==> try-indigo <==
==> flow/design.v <==
module CONV(
	input			clk,               
	input			reset,             
	output reg		busy,	            
	input			ready,	            
	output reg[11:0]	iaddr,            
	input signed[19:0]	idata,            
	output reg 	     cwr,              
	output reg[11:0] 	caddr_wr,         
	output reg[19:0] 	cdata_wr,         
	output reg	 crd,               
	output reg[11:0]	caddr_rd,         
	input	[19:0]		cdata_rd,         
	output reg[2:0] 	csel              
);
parameter signed bias = 40'h0013100000;    
parameter signed K0_0 = 20'h0A89E;         
parameter signed K0_1 = 20'h092D5;         
parameter signed K0_2 = 20'h06D43;         
parameter signed K0_3 = 20'h01004;         
parameter signed K0_4 = 20'hF8F71;         
parameter signed K0_5 = 20'hF6E54;         
parameter signed K0_6 = 20'hFA6D7;         
parameter signed K0_7 = 20'hFC834;         
parameter signed K0_8 = 20'hFAC19;         
parameter IDLE       = 3'd0;    
parameter READ_CONV  = 3'd1;    
parameter WRITE_L0   = 3'd2;    
parameter DELAY1     = 3'd3;    
parameter READ_L0    = 3'd4;    
parameter WRITE_L1   = 3'd5;    
parameter DELAY2     = 3'd6;    
parameter FINISH     = 3'd7;    
reg [5:0] x, y, L1_x, L1_y;             
reg [3:0] counter_kdata, counter_kaddr;   
reg [2:0] counter_layer1;	            
reg [2:0] current_state, next_state;    
reg signed [19:0] Kernel;               
reg signed [39:0] conv_sum;             
reg signed [19:0] idata_tmp;            
wire signed [39:0] data_conv;
wire signed [19:0] conv_result;
assign data_conv = Kernel * idata_tmp;              
assign conv_result[19:0] = conv_sum[35:16] + conv_sum[15];   
always@(*) begin
	case(counter_kdata)
		4'd1: Kernel = K0_0;
		4'd2: Kernel = K0_1;
		4'd3: Kernel = K0_2;
		4'd4: Kernel = K0_3;
		4'd5: Kernel = K0_4;
		4'd6: Kernel = K0_5;
		4'd7: Kernel = K0_6;
		4'd8: Kernel = K0_7;
		4'd9: Kernel = K0_8;
		default: Kernel = 0;
	endcase
end
always@(posedge clk or posedge reset) begin
	if(reset) 
		current_state <= IDLE;
	else 
		current_state <= next_state;
end
always @(*) begin
	case (current_state)
		IDLE:       next_state = (ready) ? READ_CONV : IDLE;
		READ_CONV:  next_state = (counter_kdata == 4'd10) ? WRITE_L0 : READ_CONV;  
		WRITE_L0:   next_state = DELAY1;
		DELAY1:     next_state = (x == 6'd0 && y == 6'd0) ? READ_L0 : READ_CONV;
		READ_L0:    next_state = (counter_layer1 == 3'd4) ? WRITE_L1 : READ_L0;
		WRITE_L1:   next_state = DELAY2;
		DELAY2:     next_state = (L1_x == 6'd0 && L1_y == 6'd0) ? FINISH : READ_L0;
		FINISH:     next_state = FINISH;
		default:    next_state = IDLE;
	endcase
end
always@(posedge clk or posedge reset) begin
	if(reset) begin 
		iaddr <= 12'd0;
	end else if(current_state == READ_CONV) begin 
		case(counter_kaddr)
			4'd0: iaddr <= (y-1)*64 + x-1;
			4'd1: iaddr <= (y-1)*64 + x;
			4'd2: iaddr <= (y-1)*64 + x+1;
			4'd3: iaddr <= y*64 + x-1;
			4'd4: iaddr <= y*64 + x;		 
			4'd5: iaddr <= y*64 + x+1;		
			4'd6: iaddr <= (y+1)*64 + x-1;
			4'd7: iaddr <= (y+1)*64 + x;
			4'd8: iaddr <= (y+1)*64 + x+1;
			default: iaddr <= iaddr;
		endcase
	end
end
always@(posedge clk or posedge reset) begin
	if(reset) 
		counter_kaddr <= 4'd0;
	else if(current_state == READ_CONV) 
		counter_kaddr <= counter_kaddr + 4'd1;
	else 
		counter_kaddr <= counter_kaddr;
end
always@(posedge clk or posedge reset) begin
	if(reset) 
		idata_tmp <= 0;
	else if(current_state == READ_CONV) begin
		case(counter_kdata)
			4'd0: idata_tmp <= (x == 0 || y == 0) ? 20'd0 : idata;
			4'd1: idata_tmp <= (y == 0) ? 20'd0 : idata;
			4'd2: idata_tmp <= (x == 63 || y == 0) ? 20'd0 : idata;
			4'd3: idata_tmp <= (x == 0) ? 20'd0 : idata;
			4'd4: idata_tmp <= idata;
			4'd5: idata_tmp <= (x == 63) ? 20'd0 : idata;
			4'd6: idata_tmp <= (x == 0 || y == 63) ? 20'd0 : idata;
			4'd7: idata_tmp <= (y == 63) ? 20'd0 : idata;
			4'd8: idata_tmp <= (x == 63 || y == 63) ? 20'd0 : idata;
			default: idata_tmp <= idata_tmp;
		endcase
	end 
end
always@(posedge clk or posedge reset) begin
	if(reset) 
		conv_sum <= 40'd0;
	else if(current_state == READ_CONV) begin
		if(counter_kdata == 0) 
			conv_sum <= 40'd0;
		else if(counter_kdata == 10)     
			conv_sum <= conv_sum + bias;
		else  
			conv_sum <= conv_sum + data_conv;  
	end
end
always@(posedge clk or posedge reset) begin
	if(reset) 
		busy <= 0;
	else if(ready) 
		busy <= 1; 
	else if(current_state == FINISH) 
		busy <= 0;
end
always@(posedge clk or posedge reset) begin
	if(reset) 
		cwr <= 1'd0;
	else if(current_state == WRITE_L0 || current_state == WRITE_L1)
		cwr <= 1'd1;
	else 
		cwr <= 1'd0;
end
always@(posedge clk or posedge reset) begin
	if(reset) 
		crd <= 1'd0;
	else if(current_state == READ_L0) 
		crd <= 1'd1;
	else 
		crd <= 1'd0;
end
always@(posedge clk or posedge reset) begin
	if(reset) 
		csel <= 3'b000;
	else if(current_state == WRITE_L0) 
		csel <= 3'b001;
	else if(current_state == WRITE_L1) 
		csel <= 3'b011;
	else if(current_state == READ_L0) 
		csel <= 3'b001;
	else 
		csel <= csel;
end
always@(posedge clk or posedge reset) begin
	if(reset) 
		caddr_rd <= 12'd0;
	else if(current_state == READ_L0) begin
		case(counter_layer1)
			3'd0: caddr_rd <= L1_y*64 + L1_x;
			3'd1: caddr_rd <= L1_y*64 + L1_x+1;
			3'd2: caddr_rd <= (L1_y+1)*64 + L1_x;
			3'd3: caddr_rd <= (L1_y+1)*64 + L1_x+1;
		endcase 
	end
end
always@(posedge clk or posedge reset) begin
	if(reset) 
		caddr_wr <= 0;
	else if(current_state == WRITE_L0)  
		caddr_wr <= y * 64 + x; 
	else if(current_state == WRITE_L1)  
		caddr_wr <= (L1_y/2) * 32 + (L1_x/2);  
end
reg signed [19:0] current_max;
always@(posedge clk or posedge reset) begin
	if(reset) begin
		cdata_wr <= 20'd0;
		current_max <= 20'd0; 
	end else begin
		case(current_state)
			WRITE_L0:  
				cdata_wr <= (conv_sum[39]) ? 20'd0 : conv_result;
			READ_L0: begin				
				if(counter_layer1 == 3'd1) begin	 
					current_max <= cdata_rd; 		 
				end else begin
					current_max <= (cdata_rd > current_max) ? cdata_rd : current_max;
				end
			end
			WRITE_L1: begin
				cdata_wr <= current_max;
				current_max <= 20'h00000;  
			end
			default: begin
			end
		endcase
	end
end
always@(posedge clk or posedge reset) begin
	if(reset) begin
		x <= 6'd0; 
		y <= 6'd0;
	end else if(current_state == WRITE_L0) begin
		if(x == 6'd63) begin  
			x <= 6'd0;
			y <= y + 6'd1;
		end else begin
			x <= x + 6'd1;
		end
	end
end
always@(posedge clk or posedge reset) begin
	if(reset) begin
		L1_x <= 6'd0; 
		L1_y <= 6'd0;
	end else if(current_state == WRITE_L1) begin
		if(L1_x == 6'd62) begin
			L1_x <= 0;
			L1_y <= L1_y + 2;
		end else begin
			L1_x <= L1_x + 2;
		end
	end
end
always@(posedge clk or posedge reset) begin
	if(reset) 
		counter_kdata <= 4'd0;
	else 
		counter_kdata <= counter_kaddr;
end
always@(posedge clk or posedge reset) begin
	if(reset) 
		counter_layer1 <= 0;
	else if(current_state == READ_L0) 
		counter_layer1 <= counter_layer1 + 3'd1;
	else 
		counter_layer1 <= 0;
end
endmodule
==> flow/run.sh <==
#!/bin/bash
# the make line also repeats each setting of config.mk as NAME=value (left out here)
make -C /OpenROAD-flow-scripts/flow DESIGN_CONFIG=/design/flow/config.mk WORK_HOME=/design/flow/orfs CLKGATE_MAP_FILE= finish
==> flow/config.mk <==
export PLATFORM = sky130hd
export DESIGN_NAME = CONV
export DESIGN_NICKNAME = CONV
export VERILOG_FILES = /design/flow/design.v
export SDC_FILE = /design/flow/constraint.sdc
export NUM_CORES = 4
export LEC_CHECK = 0
export CAP_MARGIN = 20
export CORE_MARGIN = 2
export CORE_UTILIZATION = 72
export CTS_CLUSTER_DIAMETER = 120
export CTS_CLUSTER_SIZE = 98
export SETUP_SLACK_MARGIN = 1.49
export SLEW_MARGIN = 20
export TNS_END_PERCENT = 5
==> flow/constraint.sdc <==
create_clock -name core_clock -period 6.44 [get_ports {clk}]
set_input_delay 1.2880 -clock core_clock [delete_from_list [all_inputs] [get_ports {clk}]]
set_output_delay 1.2880 -clock core_clock [all_outputs]
set_load 0.01 [all_outputs]
==> inputs of try-cedar, as changes to try-indigo <==
ABC_AREA = 1   (was not set)
CTS_CLUSTER_DIAMETER = not set   (was 120)
CTS_CLUSTER_SIZE = 14   (was 98)
PLACE_DENSITY = 0.42   (was not set)
SETUP_SLACK_MARGIN = not set   (was 1.49)
TNS_END_PERCENT = 30   (was 5)
==> flow/constraint.sdc (replaced) <==
create_clock -name core_clock -period 4.55 [get_ports {clk}]
set_input_delay 0.9100 -clock core_clock [delete_from_list [all_inputs] [get_ports {clk}]]
set_output_delay 0.9100 -clock core_clock [all_outputs]
set_load 0.01 [all_outputs]
==> comparison table <==
quantity	try-indigo	try-cedar
Number of distinct standard cells referenced by the synthesized netlist	76	63
Die Outline Area	0.0375 mm^2	0.0391 mm^2
# Post-CTS Setup Buffers	17	36
Outcome	complete, but fails checks	did not finish
Last stage reached	-	global routing (5_1_grt)
Layout check failures	negative setup slack	-
Chip area line of the yosys report	0.0259 mm^2	0.0270 mm^2
Post-Place Setup Slack	-1.35 ns	-2.61 ns
Post-DP HPWL	56.0 mm	70.3 mm
Std-Cell Core Area	0.0355 mm^2	0.0368 mm^2
Die boundary width	194 um	198 um
MUX area fraction	1.34%	0%
Post-Syn Area per Cell	9.07 um^2	7.78 um^2
Post-Synth XOR/XNOR Area	3.28%	1.07%
Placed instance area	0.0292 mm^2	0.0313 mm^2
Total instance count after detailed placement	3540	4303
Rows	69	70
Seq/Total Area, Yosys	17.6%	16.9%
Simple-gate share of the synthesized area	13.5%	20.1%
Gpl congestion	0.943	1.07
AND-OR/OR-AND share of the synthesized area	10.6%	7.44%
Post-CTS resize count	93	249
Post-synthesis instance total	2857	3472
Area of the mapped netlist	0.0259 mm^2	0.0270 mm^2
Adder Area Share	42.1%	40.3%
Net count after synthesis	3510	4125
Core Util at FP	73.0%	73.4%
